==> flow/design.v <==
module values (
    input logic       clk,
    input logic       rst_n,       
    input logic       newframe,   
    input logic [5:0] pixel,       
    input logic [63:0] seed,       
    output logic [7:0] read_data,
    output logic [63:0] debug_grid  
);
    logic [63:0] current_state;
    logic [63:0] next_state;
    logic [31:0] frame_counter;    
    logic update_frame;            
    always_ff @(posedge clk) begin
        if (!rst_n) begin
            current_state <= seed;   
        end else if (newframe) begin
            current_state <= next_state;
        end
    end
    assign debug_grid = current_state;
always_comb begin 
    integer x_offset, y_offset;
    logic [5:0] neighbor_count[64];
    next_state = 64'b0;
    if (newframe) begin
        int neighbor_counter;
        logic [2:0] row;
        logic [2:0] col;
        logic is_alive;
        logic becomes_alive;
        for (int i = 0; i < 64; i++) begin
            neighbor_counter = 0;
            row = i / 8;  
            col = i % 8;   
            for (x_offset = -1; x_offset <= 1; x_offset = x_offset + 1) begin
                for (y_offset = -1; y_offset <= 1; y_offset = y_offset + 1) begin
                    if (!(x_offset == 0 && y_offset == 0)) begin
                        logic [5:0] neighbor_index;
                        logic [2:0] new_row, new_col;
                        if ((row + x_offset >= 0) && (row + x_offset < 8) &&
                            (col + y_offset >= 0) && (col + y_offset < 8)) begin
                            new_row = row + x_offset;
                            new_col = col + y_offset;
                            neighbor_index = new_row * 8 + new_col;
                            if (current_state[neighbor_index]) begin
                                neighbor_counter = neighbor_counter + 1;
                            end
                        end
                        else begin
                            neighbor_index =0;
                            new_row = 0;
                            new_col = 0;
                        end
                    end
                end
            end
            is_alive = current_state[i];
            becomes_alive = (is_alive && (neighbor_counter == 2 || neighbor_counter == 3)) ||
                (!is_alive && (neighbor_counter == 3));
            next_state[i] = becomes_alive;
        end
    end
    else begin
        next_state = current_state;  
        x_offset = 0;
        y_offset = 0;
    end
end
always_comb begin
    if (current_state[pixel]) begin
        read_data = 8'hFF;  
    end else begin
        read_data = 8'h00;  
    end
end
endmodule
module ws2812b(
    input logic clk, 
    input logic rst_n,
    input logic serial_in, 
    input logic transmit, 
    output logic ws2812b_out, 
    output logic shift
);
    localparam IDLE = 1'b0;  
    localparam TRANSMITTING = 1'b1;
    localparam T0_CYCLE_COUNT = 4'd5;
    localparam T1_CYCLE_COUNT = 4'd10;
    localparam MAX_CYCLE_COUNT = 4'd15;
    logic state;
    logic [3:0] cycle_count;
    logic bit_being_sent;
    always_ff @(posedge clk) begin
        if (!rst_n) begin
            state <= IDLE;
            cycle_count <= 4'd0;
            bit_being_sent <= 1'b0;
        end else
        unique case (state)
            IDLE:
                if (transmit == 1'b1) begin
                    state <= TRANSMITTING;  
                    cycle_count <= 4'd0;  
                    bit_being_sent <= serial_in;
                end
            TRANSMITTING:  
                if (transmit == 1'b0) begin
                    state <= IDLE;  
                end
                else if (cycle_count == MAX_CYCLE_COUNT - 1) begin  
                    cycle_count <= 4'd0;
                    bit_being_sent <= serial_in;
                end
                else begin
                    cycle_count <= cycle_count + 1;
                end
        endcase
    end
    always_comb begin
        if (state == TRANSMITTING)
            if (bit_being_sent == 1'b0)  
                ws2812b_out = (cycle_count < T0_CYCLE_COUNT);  
            else
                ws2812b_out = (cycle_count < T1_CYCLE_COUNT);  
        else
            ws2812b_out = 1'b0;  
    end
    assign shift = (state == TRANSMITTING) && (cycle_count == 4'd0);  
endmodule
module controller (
    input logic clk, 
    input logic rst_n,
    output logic load_sreg, 
    output logic transmit_pixel, 
    output logic [5:0] pixel, 
    output logic newframe
);
    localparam TRANSMIT_FRAME       = 1'b0;
    localparam IDLE                 = 1'b1;
    localparam [2:0] READ_CH_VALS   = 3'b001;
    localparam [2:0] LOAD_SREG      = 3'b010;
    localparam [2:0] TRANSMIT_PIXEL = 3'b100;
    localparam [8:0] TRANSMIT_CYCLES    = 9'd360;        
    localparam [19:0] IDLE_CYCLES       = 20'd3600;      
    logic state;
    logic next_state;
    logic [2:0] transmit_phase;
    logic [2:0] next_transmit_phase;
    logic [5:0] pixel_counter;
    logic [5:0] frame_counter;  
    logic [8:0] transmit_counter;
    logic [19:0] idle_counter;
    logic transmit_pixel_done;
    logic idle_done;
    assign transmit_pixel_done = (transmit_counter == TRANSMIT_CYCLES - 1);
    assign idle_done = (idle_counter == IDLE_CYCLES - 1);
    always_ff @(posedge clk) begin
        if (!rst_n) begin
            state <= TRANSMIT_FRAME;
            transmit_phase <= READ_CH_VALS;
        end else begin
            state <= next_state;
            transmit_phase <= next_transmit_phase;
        end
    end
    always_comb begin
        next_state = 1'bx;
        unique case (state)
            TRANSMIT_FRAME:
                if ((pixel_counter == 6'd0) && (transmit_pixel_done))
                    next_state = IDLE;
                else
                    next_state = TRANSMIT_FRAME;
            IDLE:
                if (idle_done)
                    next_state = TRANSMIT_FRAME;
                else
                    next_state = IDLE;
        endcase
    end
    always_comb begin
        next_transmit_phase = READ_CH_VALS;
        if (state == TRANSMIT_FRAME) begin
            case (transmit_phase)
                READ_CH_VALS:
                    next_transmit_phase = LOAD_SREG;
                LOAD_SREG:
                    next_transmit_phase = TRANSMIT_PIXEL;
                TRANSMIT_PIXEL:
                    next_transmit_phase = transmit_pixel_done ? READ_CH_VALS : TRANSMIT_PIXEL;
            endcase
        end
    end
    always_ff @(posedge clk) begin
        if (!rst_n) begin
            pixel_counter <= 6'd63;
        end else if ((state == TRANSMIT_FRAME) && transmit_pixel_done) begin
            pixel_counter <= pixel_counter - 1;
        end
    end
    always_ff @(posedge clk) begin
        if (!rst_n) begin
            newframe <= 1'b0;
            frame_counter <= 6'd0;
        end else if (idle_done) begin
            if (frame_counter == 6'd1) begin
                newframe <= 1'b1;
                frame_counter <= 6'd0;
            end else begin
                newframe <= 1'b0;
                frame_counter <= frame_counter + 6'd1;
            end
        end else begin
            newframe <= 1'b0;
        end
    end
    always_ff @(posedge clk) begin
        if (!rst_n) begin
            transmit_counter <= 9'd0;
        end else if (transmit_phase == TRANSMIT_PIXEL) begin
            transmit_counter <= transmit_counter + 1;
        end
        else begin
            transmit_counter <= 9'd0;
        end
    end
    always_ff @(posedge clk) begin
        if (!rst_n) begin
            idle_counter <= 20'd0;
        end else if (state == IDLE) begin
            idle_counter <= idle_counter + 1;
        end
        else begin
            idle_counter <= 20'd0;
        end
    end
    assign pixel = pixel_counter;
    assign load_sreg = (transmit_phase == LOAD_SREG);
    assign transmit_pixel = (transmit_phase == TRANSMIT_PIXEL);
endmodule
module top(
    input logic     clk, 
    input logic     SW, 
    input logic     BOOT, 
    input logic [63:0] seed,
    output logic    _48b, 
    output logic    _45a
);
    logic [7:0] read_data;
    logic [5:0] pixel;
    logic newframe; 
    logic [23:0] shift_reg;  
    logic load_sreg;
    logic transmit_pixel;
    logic shift; 
    logic ws2812b_out;
    logic [63:0] pixel_control;
    logic [63:0] next_pixel_control;  
    logic [5:0] pixel_index;  
    logic [1:0] flipper;  
    values u1 (
        .clk         (clk), 
        .rst_n       (SW),  
        .newframe    (newframe), 
        .pixel        (pixel),
        .seed        (seed),
        .read_data     (read_data),
        .debug_grid  ()
    );
    ws2812b u4 (  
        .clk            (clk), 
        .rst_n          (SW),
        .serial_in      (shift_reg[23]),  
        .transmit       (transmit_pixel),  
        .ws2812b_out    (ws2812b_out), 
        .shift          (shift)
    );
    controller u5 (
        .clk            (clk), 
        .rst_n          (SW),
        .load_sreg      (load_sreg), 
        .transmit_pixel (transmit_pixel), 
        .pixel          (pixel),  
        .newframe          (newframe)  
    );
    always_ff @(posedge clk) begin
        if (!SW) begin
            flipper = 2'b00;
            shift_reg <= 24'd0;
        end else begin
        if(newframe) begin
            flipper = flipper + 1;
            if (flipper == 2'b11) begin
                flipper = 2'b00;
            end
        end
        if (load_sreg) begin  
            unique case (flipper)
                2'b00:
                    shift_reg <= { read_data, 16'd0 };
                2'b01:
                    shift_reg <= { 8'd0, read_data, 8'd0 };
                2'b10:
                    shift_reg <= { 16'd0, read_data };
                2'b11:  
                    shift_reg <= { 16'd0, read_data };
            endcase
        end
        else if (shift) begin
            shift_reg <= { shift_reg[22:0], 1'b0 }; 
        end
        end
    end
    assign _48b = ws2812b_out;  
    assign _45a = ~ws2812b_out;  
endmodule
Settings: LEC_CHECK=0, CAP_MARGIN=20, CELL_PAD_IN_SITES_DETAIL_PLACEMENT=1, CORE_MARGIN=10, CORE_UTILIZATION=40, CTS_CLUSTER_DIAMETER=227, GPL_TIMING_DRIVEN=0, SETUP_SLACK_MARGIN=-0.32, SLEW_MARGIN=20; clock period 10.0 ns.
run.sh (not shown) runs the stock make flow with config.mk's settings and CLKGATE_MAP_FILE=.
The first run completed with no timing, DRC or antenna violations.
==> next run, changes <==
Settings changed: ABC_AREA set to 1, CELL_PAD_IN_SITES_DETAIL_PLACEMENT 1 to unset, CORE_MARGIN 10 to 2, CORE_UTILIZATION 40 to 72, CTS_CLUSTER_DIAMETER 227 to 393, CTS_CLUSTER_SIZE set to 98, GPL_TIMING_DRIVEN 0 to unset, SETUP_SLACK_MARGIN -0.32 to unset.
Clock period 10.0 ns to 4.98 ns, I/O delays scaled along.
What happened: Clock skew falls by 18 ps; die size goes down by 45%; register-to-register slack gets worse by 3600 ps; setup slack got worse by 3600 ps; core utilization climbs by 32 points.
